## JK
## adc_processing
module adc_processing #(
    parameter int SCALING_FACTOR = 310866,
    parameter int SHIFT_FACTOR   = 19,
    parameter int NEGATIVE_FACTOR = 12
) (
    input  logic        clk,
    input  logic        reset,
    input  logic        ready,
    input  logic [15:0] data,
    output logic [15:0] ave_data,
    output logic [15:0] scaled_adc_data
);
For scale: roughly 19000 cells after synthesis, ~4200 flip-flops, about 150000 um^2 of cells after synthesis.
==> flow/config.mk <==
export PLATFORM = sky130hd
export DESIGN_NAME = adc_processing
export DESIGN_NICKNAME = adc_processing
export VERILOG_FILES = /design/flow/design.v
export SDC_FILE = /design/flow/constraint.sdc
export NUM_CORES = 4
export LEC_CHECK = 0
export ABC_AREA = 1
export CAP_MARGIN = 20
export CELL_PAD_IN_SITES_GLOBAL_PLACEMENT = 3
export CORE_ASPECT_RATIO = 0.75
export CORE_MARGIN = 2
export CORE_UTILIZATION = 48
export CTS_CLUSTER_DIAMETER = 78
export CTS_CLUSTER_SIZE = 28
export GPL_ROUTABILITY_DRIVEN = 1
export HOLD_SLACK_MARGIN = -0.06
export MAX_ROUTING_LAYER = met4
export MIN_ROUTING_LAYER = met2
export PLACE_DENSITY_LB_ADDON = 0.09
export SETUP_SLACK_MARGIN = -0.96
export SLEW_MARGIN = 10
export TNS_END_PERCENT = 25
==> flow/constraint.sdc <==
create_clock -name core_clock -period 10.7 [get_ports {clk}]
set_input_delay 2.1400 -clock core_clock [delete_from_list [all_inputs] [get_ports {clk}]]
set_output_delay 2.1400 -clock core_clock [all_outputs]
set_load 0.01 [all_outputs]
run.sh (not shown) runs the stock make flow with config.mk's settings and CLKGATE_MAP_FILE=.
JK did not make it past global placement without I/O (3_1_place_gp_skip_io), where a tool error ended it.
## Diff of input files: MS against JK
Settings: MIN_ROUTING_LAYER: met2 -> unset; TNS_END_PERCENT: 25 -> unset; HOLD_SLACK_MARGIN: -0.06 -> unset; CORE_ASPECT_RATIO: 0.75 -> unset; MAX_ROUTING_LAYER: met4 -> unset; CTS_CLUSTER_DIAMETER: 78 -> unset; CTS_CLUSTER_SIZE: 28 -> 14; CELL_PAD_IN_SITES_GLOBAL_PLACEMENT: 3 -> unset; SETUP_SLACK_MARGIN: -0.96 -> 1.3; SLEW_MARGIN: 10 -> 20; PLACE_DENSITY_LB_ADDON: 0.09 -> 0.15; GPL_ROUTABILITY_DRIVEN: 1 -> unset; CORE_UTILIZATION: 48 -> 72; the clock period (ns, I/O delays scaled along): 10.7 -> 4.43.
==> comparison <==
MS: complete, dirty (negative setup slack)
Status: register bit count reported by yosys parity (MS, JK)
Synthesized chip area reported by yosys came out exactly the same in JK and MS.
NOTE vertical extent of the die JK->MS decreased by a few percent
Reported for JK and MS, post-synthesis net count turned out identical to the last digit.
The final reports for MS and JK show die outline width lower in the former.
From JK to MS, proportion of synthesized chip area in sequential cells did not move at all.
Re synthesized cell area: no difference whatsoever between JK and MS.
MS vs. JK: die size decreased about 33%, site row count went down by about 5.6%, starting density of the core now sits higher.
Core footprint went down by more than a quarter going from JK to MS.
### MS -> AL
Settings: a change of CAP_MARGIN from 20 to 40; a change of CTS_CLUSTER_SIZE from 14 to 15; a deleted PLACE_DENSITY_LB_ADDON that had been 0.15; a change of SETUP_SLACK_MARGIN from 1.3 to -0.34; a change of the clock period (ns, I/O delays scaled along) from 4.43 to 3.54.
## What came out
- AL: complete, dirty (negative setup slack)
- Between AL and MS, it is AL whose worst-margin pin slew is lower, by 0.0042 ns.
- | fill cell instance count of the final layout | AL vs MS | 0.39% higher |
- Compared MS against AL; stage delay of the slowest cell on the critical path within noise.
- Lower count of cells along the worst hold path goes to MS over AL.
- | part of the total power dissipated in combinational logic | MS vs AL | ≈ equal |
- Post-place instance area (AL vs. MS) increases slightly
## Diff of input files: TR against AL
Settings: a change of CAP_MARGIN from 40 to 20; a deleted SETUP_SLACK_MARGIN that had been -0.34; a deleted CTS_CLUSTER_SIZE that had been 15; an added GPL_TIMING_DRIVEN of 0; a change of CORE_UTILIZATION from 72 to 40; a change of the clock period (ns, I/O delays scaled along) from 3.54 to 10.0.
Notes after the runs:
Between AL and TR, the cell count went up.
Between TR and AL, the post-route clock skew figures differ only marginally.
Relative contribution of combinational cells to total power in TR vs AL: down 6.4 points
Clock tree buffer depth came out exactly the same in TR and AL.
TR completed end to end with timing, DRC and antenna clean.
### TR -> PW
Settings: ABC_AREA no longer set, was 1; CORE_UTILIZATION now 50, was 40; GPL_TIMING_DRIVEN no longer set, was 0; PLACE_DENSITY now 0.6, previously not set; SETUP_SLACK_MARGIN now 0.73, previously not set; the clock period (ns, I/O delays scaled along) now 6.29, was 10.0.
==> comparison <==
The final reports for PW and TR show number of nets at floorplan lower in the former. PW vs. TR: post-route clock period utilization went up by 29 points. Compared with TR, PW shows a lower via count. Changes observed in PW relative to TR: utilization after layout rose 10 points, largest driver fanout on the critical path fell 9, mapped cell area rose 1200 um^2, number of violations reported at the end of detailed-routing iteration 0 fell about 30%. The standard cells in PW occupy less silicon area than those in TR do. Share of total power consumed by net switching delta for PW relative to TR: 1.9 points lower.

* * *

Starting RTL as in the previous note.
make LEC_CHECK=0 CAP_MARGIN=20 CORE_ASPECT_RATIO=0.75 CORE_MARGIN=2 CORE_UTILIZATION=68 CTS_CLUSTER_DIAMETER=202 CTS_CLUSTER_SIZE=15 GPL_ROUTABILITY_DRIVEN=0 SETUP_SLACK_MARGIN=0.5 SLEW_MARGIN=25 finish   # period 3.38 ns
The first run reached the layout checks and failed them: setup timing.
Edit:
--- a/flow/config.mk
+++ b/flow/config.mk
@@ -7,0 +8 @@
+export ABC_AREA = 1
@@ -9 +10 @@
-export CORE_ASPECT_RATIO = 0.75
+export CORE_ASPECT_RATIO = 1.17
@@ -11,3 +12,2 @@
-export CORE_UTILIZATION = 68
-export CTS_CLUSTER_DIAMETER = 202
-export CTS_CLUSTER_SIZE = 15
+export CORE_UTILIZATION = 71
+export CTS_CLUSTER_SIZE = 41
@@ -15 +15,2 @@
-export SETUP_SLACK_MARGIN = 0.5
+export PLACE_DENSITY_LB_ADDON = 0.11
+export SETUP_SLACK_MARGIN = 1.12
==> flow/constraint.sdc (replaced) <==
create_clock -name core_clock -period 3.84 [get_ports {clk}]
set_input_delay 0.7680 -clock core_clock [delete_from_list [all_inputs] [get_ports {clk}]]
set_output_delay 0.7680 -clock core_clock [all_outputs]
set_load 0.01 [all_outputs]
The new run ran to the end with violations: setup timing.
Routed wire length is higher by about a fifth.
Clock power is higher by about a fifth.
Register-to-register slack is better by 1100 ps.
Edit:
==> flow/config.mk (replaced) <==
export PLATFORM = sky130hd
export DESIGN_NAME = adc_processing
export DESIGN_NICKNAME = adc_processing
export VERILOG_FILES = /design/flow/design.v
export SDC_FILE = /design/flow/constraint.sdc
export NUM_CORES = 4
export LEC_CHECK = 0
export CAP_MARGIN = 20
export CORE_MARGIN = 2
export CORE_UTILIZATION = 50
export PLACE_DENSITY = 0.6
export SLEW_MARGIN = 20
==> flow/constraint.sdc (replaced) <==
create_clock -name core_clock -period 6.29 [get_ports {clk}]
set_input_delay 1.2580 -clock core_clock [delete_from_list [all_inputs] [get_ports {clk}]]
set_output_delay 1.2580 -clock core_clock [all_outputs]
set_load 0.01 [all_outputs]
Result: This time the run went through all stages and came out clean; maximum frequency is lower by about a fifth; power is lower by well over a third; via count is lower by about a fifth; routed wire length is lower by about a fifth; die area is higher by well over a third; non-clock buffer count is lower by 192; final area is higher by a few percent; first-iteration DRC count is lower by well over a third.
Edit:
--- a/flow/config.mk
+++ b/flow/config.mk
@@ -7,0 +8 @@
+export ABC_AREA = 1
@@ -10,2 +11,4 @@
-export CORE_UTILIZATION = 50
-export PLACE_DENSITY = 0.6
+export CORE_UTILIZATION = 72
+export CTS_CLUSTER_SIZE = 15
+export PLACE_DENSITY_LB_ADDON = 0.04
+export SETUP_SLACK_MARGIN = 1.1
==> flow/constraint.sdc (replaced) <==
create_clock -name core_clock -period 3.85 [get_ports {clk}]
set_input_delay 0.7700 -clock core_clock [delete_from_list [all_inputs] [get_ports {clk}]]
set_output_delay 0.7700 -clock core_clock [all_outputs]
set_load 0.01 [all_outputs]
=>
- With this change the flow completed, yet does not pass: setup timing
- total power went up by 78%
- global-route usage went up by 11 points
- maximum frequency went up by 17%
- setup slack degrades by 1600 ps
- area after synthesis went down by 0.80%
- cell count went up by 19%
- clock-buffer cell count went down by 36
- clock power went up by 53%
- routed wire length went up by 19%
Power and IR drop assume default switching activity.
